Setup of v57:
// UART
module UART
#(
    parameter [ 2:0] WAIT_ACTI      = 3'b001,
    parameter [ 2:0] SEND_CHAR      = 3'b010,
    parameter [ 2:0] RDY            = 3'b011,
    parameter [ 2:0] WAIT_RDY       = 3'b100,
    parameter [ 3:0] BTN_STR_LEN    = 4'd8,
    parameter [ 1:0] PARROT_STR_LEN = 2'd3,
    parameter        BTN            = 1'b0,
    parameter        PARROT         = 1'b1,
    parameter [13:0] BAUD_TMR_MAX   = 14'd15  
)
(
    input  wire CLK,        
    input  wire rst,        
    input  wire btn_0,      
    output wire UART_TX,    
    input  wire UART_RX     
);
Size: about 0.084 mm² of cells after synthesis.
Settings: LEC_CHECK=0, CAP_MARGIN=20, CORE_MARGIN=2, CORE_UTILIZATION=72, CTS_CLUSTER_DIAMETER=365, CTS_CLUSTER_SIZE=22, HOLD_SLACK_MARGIN=0.3, PLACE_DENSITY_LB_ADDON=0.01, SETUP_SLACK_MARGIN=0.83, SLEW_MARGIN=20; clock period 2.91 ns.
run.sh (not shown) runs the stock make flow with config.mk's settings and CLKGATE_MAP_FILE=.
Layout checks on v57: not met. Flow itself completed; violations: negative setup slack.
The inputs of v18 differ from those of v57 as listed below.
# v57
export LEC_CHECK = 0
export CAP_MARGIN = 20
export CORE_MARGIN = 2
export CORE_UTILIZATION = 72
export CTS_CLUSTER_DIAMETER = 365
export CTS_CLUSTER_SIZE = 22
export HOLD_SLACK_MARGIN = 0.3
export PLACE_DENSITY_LB_ADDON = 0.01
export SETUP_SLACK_MARGIN = 0.83
export SLEW_MARGIN = 20
create_clock -name core_clock -period 2.91 [get_ports {CLK}]
# v18
export LEC_CHECK = 0
export CAP_MARGIN = 20
export CORE_ASPECT_RATIO = 1.34
export CORE_MARGIN = 2
export CORE_UTILIZATION = 40
export CTS_CLUSTER_DIAMETER = 306
export GPL_ROUTABILITY_DRIVEN = 0
export PLACE_DENSITY_LB_ADDON = 0.23
export SLEW_MARGIN = 20
create_clock -name core_clock -period 10.0 [get_ports {CLK}]
--- outcome ---
The flow did not stop early for v18: all stages ran, and the layout cleared the timing, design-rule and antenna checks. The synthesis-to-layout area growth in v18 was lower than what v57 gave. v18 vs v57, sequential share of layout area went up by 1.8 points. Going from v57 to v18, total half-perimeter wirelength after legalization and detailed placement went down by 8700 µm, routing usage on met3 went down by 6.1 points, sequential power went down by 71%.
Changes in v7 relative to v18:
# v18
export LEC_CHECK = 0
export CAP_MARGIN = 20
export CORE_ASPECT_RATIO = 1.34
export CORE_MARGIN = 2
export CORE_UTILIZATION = 40
export CTS_CLUSTER_DIAMETER = 306
export GPL_ROUTABILITY_DRIVEN = 0
export PLACE_DENSITY_LB_ADDON = 0.23
export SLEW_MARGIN = 20
create_clock -name core_clock -period 10.0 [get_ports {CLK}]
# v7
export LEC_CHECK = 0
export CAP_MARGIN = 20
export CORE_ASPECT_RATIO = 0.71
export CORE_MARGIN = 2
export CORE_UTILIZATION = 72
export CTS_CLUSTER_DIAMETER = 103
export PLACE_DENSITY_LB_ADDON = 0.01
export SLEW_MARGIN = 20
create_clock -name core_clock -period 2.77 [get_ports {CLK}]
To summarise v7: no stage aborted, but the layout did not pass its checks, failing on negative setup slack.
Per the comparison of v7 with v18, combinational fraction of design power went up 6.1 points; total wire length increased by 9.6% relative to the old numbers; global-route wire length before repair went up.
Delta (v7 minus v18): delay of the slowest cell on the worst path now smaller; static leakage power now larger.
Here is what was changed in the inputs of v16 compared with v7.
# v7
export LEC_CHECK = 0
export CAP_MARGIN = 20
export CORE_ASPECT_RATIO = 0.71
export CORE_MARGIN = 2
export CORE_UTILIZATION = 72
export CTS_CLUSTER_DIAMETER = 103
export PLACE_DENSITY_LB_ADDON = 0.01
export SLEW_MARGIN = 20
create_clock -name core_clock -period 2.77 [get_ports {CLK}]
# v16
export LEC_CHECK = 0
export ABC_AREA = 1
export CAP_MARGIN = 40
export CELL_PAD_IN_SITES_DETAIL_PLACEMENT = 1
export CELL_PAD_IN_SITES_GLOBAL_PLACEMENT = 1
export CORE_MARGIN = 4
export CORE_UTILIZATION = 51
export CTS_CLUSTER_SIZE = 96
export GPL_ROUTABILITY_DRIVEN = 1
export GPL_TIMING_DRIVEN = 0
export MIN_ROUTING_LAYER = met2
export PLACE_DENSITY_LB_ADDON = 0.23
export SLEW_MARGIN = 35
export TNS_END_PERCENT = 25
create_clock -name core_clock -period 2.84 [get_ports {CLK}]
Notes after the runs:
- v16 got as far as 5_1_grt, where a tool error ended the run.
- | number of buffers created by CTS | lower: v7 |
- Between v7 and v16, yosys-reported design area after synthesis increased.
- v7 fits on a die that is smaller than the die of v16.
- Width of the chip was lower in the run labelled v7.
Power is estimated from default activity; no workload was simulated.
